==> raven <==
==> flow/design.v <==
module URP_PCIE_CRC32_GEN
#(
    parameter   DATA_WIDTH              = 224,
    parameter   CRC_WIDTH               = 32
)
(
    input   wire    [DATA_WIDTH-1:0]    data_i,
    output  logic   [CRC_WIDTH-1:0]     checksum_o
);
    logic           [DATA_WIDTH-1:0]    dividend;
    logic           [CRC_WIDTH-1:0]     crc_temp;
    always_comb begin
        dividend                            = data_i;
        crc_temp                            = 32'h00000000;
        for (int unsigned i = 0; i < DATA_WIDTH; i = i + 1) begin
            if (crc_temp[CRC_WIDTH-1] != dividend[DATA_WIDTH-1]) begin
                crc_temp                        = (crc_temp << 1) ^ 32'h814141AB;
            end 
            else begin
                crc_temp                        = crc_temp << 1;
            end
            dividend                            = dividend << 1;
        end
    end
    assign  checksum_o                  = crc_temp;   
endmodule
module URP_PCIE_RX_DATA_LINK_LAYER (
    input   logic                   clk,
    input   logic                   rst_n,
    input   logic   [267:0]         tlp_data_i,  
    input   logic                   tlp_data_valid_i,  
    output  logic                   tlp_data_ready_o,  
    output  logic   [31:0]          dllp_o,  
    output  logic                   dllp_valid_o,  
    input   logic                   dllp_read_i,  
    output  logic   [223:0]         tlp_data_o,  
    output  logic                   tlp_data_valid_o,  
    input   logic                   tlp_data_ready_i  
);
    logic [31:0]                lcrc_computed;       
    logic [31:0]                lcrc_received;       
    logic                       lcrc_valid;          
    logic [11:0]                sequence_number;     
    logic [11:0]                sequence_expected;   
    logic                       nak_scheduled_flag; 
    logic                       ack_scheduled_flag;
    logic [31:0]                dllp_data_gen;       
    logic lcrc_valid_o;
    logic [267:0] tlp_data_with_crc;
    logic [235:0] tlp_data_no_crc;
    logic [223:0] tlp_data_reg;
    logic valid;
    URP_PCIE_CRC32_GEN #(
        .DATA_WIDTH(236),   
        .CRC_WIDTH(32)      
    ) lcrc_gen (
        .data_i(tlp_data_i[267:32]),  
        .checksum_o(lcrc_computed)                     
    );
    always_comb begin
        lcrc_valid = 1'b1;
        lcrc_received = tlp_data_i[31:0];   
        if (lcrc_computed == lcrc_received) begin
            lcrc_valid = 1'b1;  
        end else begin
            lcrc_valid = 1'b0;
        end
    end
    always_ff @(posedge clk or negedge rst_n) begin
        if (!rst_n) begin
            sequence_expected <= 12'b0;   
            ack_scheduled_flag <= 1'b0;  
            nak_scheduled_flag <= 1'b0;  
            tlp_data_reg <= 223'b0;
            valid <= 1'b0;
            sequence_number <= 12'b0;
        end else if ( tlp_data_valid_i == lcrc_valid ) begin
            sequence_number = tlp_data_i[267:256];  
            if (sequence_number > sequence_expected) begin
                nak_scheduled_flag <= 1'b1;   
                ack_scheduled_flag <= 1'b0;   
                valid <= 1'b0;
            end else if (sequence_number < sequence_expected) begin
                nak_scheduled_flag <= 1'b0;   
                ack_scheduled_flag <= 1'b1;   
                valid <= 1'b1;
            end else if(sequence_number == sequence_expected) begin  
                tlp_data_reg <= tlp_data_i[255:32];
                valid <= 1'b1;
                sequence_expected <= sequence_expected + 1;  
            end
        end
    end
    always_ff @(posedge clk or negedge rst_n) begin
        if (!rst_n) begin
            dllp_data_gen <= 32'd0;
            dllp_valid_o <= 1'b0;
        end else if (tlp_data_valid_i && lcrc_valid) begin
            if (ack_scheduled_flag) begin  
                dllp_data_gen <= {20'b0,sequence_expected-1};  
                dllp_valid_o <= 1'b1;  
            end else if (nak_scheduled_flag) begin  
                dllp_data_gen <= {3'b0, 1'b1, 16'b0, sequence_expected};  
                dllp_valid_o <= 1'b1;  
            end else begin  
                dllp_valid_o <= 1'b0;  
            end
        end
    end
    assign tlp_data_o = tlp_data_reg;   
    assign tlp_data_valid_o = tlp_data_valid_i && lcrc_valid && valid;  
    assign tlp_data_ready_o = tlp_data_ready_i;  
    assign dllp_o = dllp_data_gen;
endmodule
==> flow/run.sh <==
#!/bin/bash
# the make line also repeats each setting of config.mk as NAME=value (left out here)
make -C /OpenROAD-flow-scripts/flow DESIGN_CONFIG=/design/flow/config.mk WORK_HOME=/design/flow/orfs CLKGATE_MAP_FILE= finish
==> flow/config.mk <==
export PLATFORM = sky130hd
export DESIGN_NAME = URP_PCIE_RX_DATA_LINK_LAYER
export DESIGN_NICKNAME = URP_PCIE_RX_DATA_LINK_LAYER
export VERILOG_FILES = /design/flow/design.v
export SDC_FILE = /design/flow/constraint.sdc
export NUM_CORES = 4
export LEC_CHECK = 0
export CAP_MARGIN = 20
export CORE_MARGIN = 2
export CORE_UTILIZATION = 58
export HOLD_SLACK_MARGIN = 0.3
export SETUP_SLACK_MARGIN = -1.63
export SLEW_MARGIN = 20
==> flow/constraint.sdc <==
create_clock -name core_clock -period 21.1 [get_ports {clk}]
set_input_delay 4.2200 -clock core_clock [delete_from_list [all_inputs] [get_ports {clk}]]
set_output_delay 4.2200 -clock core_clock [all_outputs]
set_load 0.01 [all_outputs]
==> juniper: changes against raven <==
- ABC_AREA: default -> 1
- CAP_MARGIN: 20 -> 15
- CORE_UTILIZATION: 58 -> 71
- CTS_CLUSTER_DIAMETER: default -> 323
- CTS_CLUSTER_SIZE: default -> 59
- HOLD_SLACK_MARGIN: 0.3 -> default
- MAX_ROUTING_LAYER: default -> met4
- PLACE_DENSITY: default -> 0.66
- SETUP_SLACK_MARGIN: -1.63 -> default
==> flow/constraint.sdc (replaced) <==
create_clock -name core_clock -period 28.9 [get_ports {clk}]
set_input_delay 5.7800 -clock core_clock [delete_from_list [all_inputs] [get_ports {clk}]]
set_output_delay 5.7800 -clock core_clock [all_outputs]
set_load 0.01 [all_outputs]
==> willow: changes against raven <==
- ABC_AREA: default -> 1
- CORE_MARGIN: 2 -> 3
- CORE_UTILIZATION: 58 -> 53
- CTS_CLUSTER_SIZE: default -> 47
- HOLD_SLACK_MARGIN: 0.3 -> 0.05
- PLACE_DENSITY_LB_ADDON: default -> 0.02
- SETUP_SLACK_MARGIN: -1.63 -> default
- SLEW_MARGIN: 20 -> 10
==> flow/constraint.sdc (replaced) <==
create_clock -name core_clock -period 29.0 [get_ports {clk}]
set_input_delay 5.8000 -clock core_clock [delete_from_list [all_inputs] [get_ports {clk}]]
set_output_delay 5.8000 -clock core_clock [all_outputs]
set_load 0.01 [all_outputs]
==> violet: changes against raven <==
- CAP_MARGIN: 20 -> 5
- CORE_UTILIZATION: 58 -> 72
- CTS_CLUSTER_DIAMETER: default -> 95
- CTS_CLUSTER_SIZE: default -> 62
- HOLD_SLACK_MARGIN: 0.3 -> default
- PLACE_DENSITY_LB_ADDON: default -> 0.18
- SETUP_SLACK_MARGIN: -1.63 -> 4.29
==> flow/constraint.sdc (replaced) <==
create_clock -name core_clock -period 14.9 [get_ports {clk}]
set_input_delay 2.9800 -clock core_clock [delete_from_list [all_inputs] [get_ports {clk}]]
set_output_delay 2.9800 -clock core_clock [all_outputs]
set_load 0.01 [all_outputs]
==> comparison <==
- Against willow, the register-to-register slack of raven is worse by 8.2 ns.
- In raven the setup slack is better than in willow, by 6.7 ns.
- Of raven and willow, willow has the higher cell count (gap about 24%, measured against willow).
- In synthesized cell count, juniper and willow do not differ.
- juniper died in detailed placement (3_5_place_dp). willow completed and failed the layout checks on negative setup slack. violet ended with an error in detailed placement (3_5_place_dp) with DPL-0038. raven ran to the end with violations: negative setup slack.
- Hold slack: willow is worse than raven (0.0034 ns).
- Global-route usage: raven is higher than willow (4.2 points).
- Between willow and raven, the lower routed wire length is in raven (gap about 15%, measured against raven).
==> figures <==
| metric | violet | juniper | raven | willow |
|---|---|---|---|---|
| Non-clock buffer area fraction after layout | - | - | 25.45% | 27.59% |
| Well-Tap Cells | - | - | 846 | 873 |
| Biggest cell category by area in the final layout | - | - | combinational gates | combinational gates |
| Global routing's busiest layer | - | - | met2 | met2 |
| Number of nets in the layout | - | - | 4758 | 6442 |
| Instance count on the critical path | - | - | 46 | 236 |
| Pin count of the biggest net entering global routing | - | - | 107 | 117 |
| Uppermost signal routing layer after detailed routing | - | - | met4 | met5 |
| Filler instances | - | - | 3544 | 3663 |
| Area growth from synthesis to final layout | - | - | 43.59% | 61.60% |
| Run status | did not finish | did not finish | failed layout checks | failed layout checks |
| Stage where the flow stopped | detailed placement (3_5_place_dp) | detailed placement (3_5_place_dp) | - | - |
| Layout check failures | - | - | negative setup slack | negative setup slack |
| Critical path capture point | - | - | tlp_data_valid_o | tlp_data_valid_o |
| Met3 routed wirelength | - | - | 10.41 mm | 8.390 mm |
| Global route total overflow | - | - | 0 | 0 |
| Critical-path top delay cell | - | - | sky130_fd_sc_hd__clkdlybuf4s50_1 | sky130_fd_sc_hd__clkdlybuf4s50_1 |

==> inputs of exp/onyx <==
// URP_PCIE_RX_DATA_LINK_LAYER: RTL as listed in full above, without the edits since
Settings: LEC_CHECK=0, ABC_AREA=1, CAP_MARGIN=20, CELL_PAD_IN_SITES_DETAIL_PLACEMENT=2, CELL_PAD_IN_SITES_GLOBAL_PLACEMENT=3, CORE_MARGIN=10, CORE_UTILIZATION=22, CTS_CLUSTER_SIZE=14, GPL_ROUTABILITY_DRIVEN=1, GPL_TIMING_DRIVEN=1, MAX_ROUTING_LAYER=met4, MIN_ROUTING_LAYER=met2, PLACE_DENSITY_LB_ADDON=0.01, SLEW_MARGIN=20; clock period 29.0 ns.
run.sh (not shown) runs the stock make flow with config.mk's settings and CLKGATE_MAP_FILE=.
==> inputs of exp/tundra, as changes to exp/onyx <==
==> flow/config.mk (replaced) <==
export PLATFORM = sky130hd
export DESIGN_NAME = URP_PCIE_RX_DATA_LINK_LAYER
export DESIGN_NICKNAME = URP_PCIE_RX_DATA_LINK_LAYER
export VERILOG_FILES = /design/flow/design.v
export SDC_FILE = /design/flow/constraint.sdc
export NUM_CORES = 4
export LEC_CHECK = 0
export CAP_MARGIN = 20
export CORE_MARGIN = 2
export CORE_UTILIZATION = 58
export CTS_CLUSTER_SIZE = 35
export SETUP_SLACK_MARGIN = 4.55
export SLEW_MARGIN = 20
==> flow/constraint.sdc (replaced) <==
create_clock -name core_clock -period 15.9 [get_ports {clk}]
set_input_delay 3.1800 -clock core_clock [delete_from_list [all_inputs] [get_ports {clk}]]
set_output_delay 3.1800 -clock core_clock [all_outputs]
set_load 0.01 [all_outputs]
==> inputs of exp/harbor, as changes to exp/onyx <==
==> flow/config.mk (replaced) <==
export PLATFORM = sky130hd
export DESIGN_NAME = URP_PCIE_RX_DATA_LINK_LAYER
export DESIGN_NICKNAME = URP_PCIE_RX_DATA_LINK_LAYER
export VERILOG_FILES = /design/flow/design.v
export SDC_FILE = /design/flow/constraint.sdc
export NUM_CORES = 4
export LEC_CHECK = 0
export ABC_AREA = 1
export CAP_MARGIN = 20
export CORE_MARGIN = 2
export CORE_UTILIZATION = 72
export CTS_CLUSTER_DIAMETER = 398
export CTS_CLUSTER_SIZE = 45
export MAX_ROUTING_LAYER = met4
export PLACE_DENSITY = 0.36
export SLEW_MARGIN = 40
==> results <==
| metric | exp/harbor | exp/tundra | exp/onyx |
|---|---|---|---|
| Result of the run | stopped before the end | stopped before the end | failed layout checks |
| Last stage reached | 3_5_place_dp | 5_1_grt | - |
| Violated checks | - | - | negative setup slack |
| Post-synthesis adder-cell area fraction | 0.516% | 0.513% | 0.516% |
| Leading cell type by number of instances after synthesis | sky130_fd_sc_hd__xor2_1 | sky130_fd_sc_hd__nand2_1 | sky130_fd_sc_hd__xor2_1 |
| Number of nets in the synthesized netlist | 4637 | 3237 | 4637 |
| Initial core utilization | 72.7% | 58.3% | 22.1% |
| PostCTS Resize Cnt | - | 580 | 688 |
| HPWL Detailed | - | 112 mm | 151 mm |
| Per-instance average area after synthesis | 8.36 µm² | 12.4 µm² | 8.36 µm² |
| Cell count after synthesis | 4349 | 2949 | 4349 |
| Count of H-tree levels built during CTS | - | 1 | 2 |
| And-or/or-and share of the synthesized area | 2.08% | 0.749% | 2.08% |
| Number of distinct standard cells referenced by the synthesized netlist | 54 | 52 | 54 |
| Number of standard-cell rows in the floorplan | 82 | 92 | 149 |
| Basic-gate share of the synthesized area counting and, or, nand and nor cells | 29.8% | 8.32% | 29.8% |
| Final GP Congestion | 1.07 | 1.01 | 0.869 |
| Area of the mapped netlist | 36300 µm² | 36600 µm² | 36300 µm² |
| Clock sink count | - | 254 | 254 |
| Width of the die | 229 µm | 255 µm | 426 µm |
| Chip area in the Yosys report | 36300 µm² | 36600 µm² | 36300 µm² |
| Placeable Area | 50000 µm² | 62700 µm² | 165000 µm² |
| Mux cell area share after synthesis | 0.0310% | 0.335% | 0.0310% |
| Post-CTS Hold Fix Bufs | - | 0 | 0 |
| TritonCTS buffer count | - | 30 | 38 |
| DIE AREA | 52300 µm² | 65100 µm² | 182000 µm² |
| Setup fix buffers added after clock tree synthesis | - | 274 | 178 |
| Sequential fraction of the synthesis area | 17.5% | 17.4% | 17.5% |
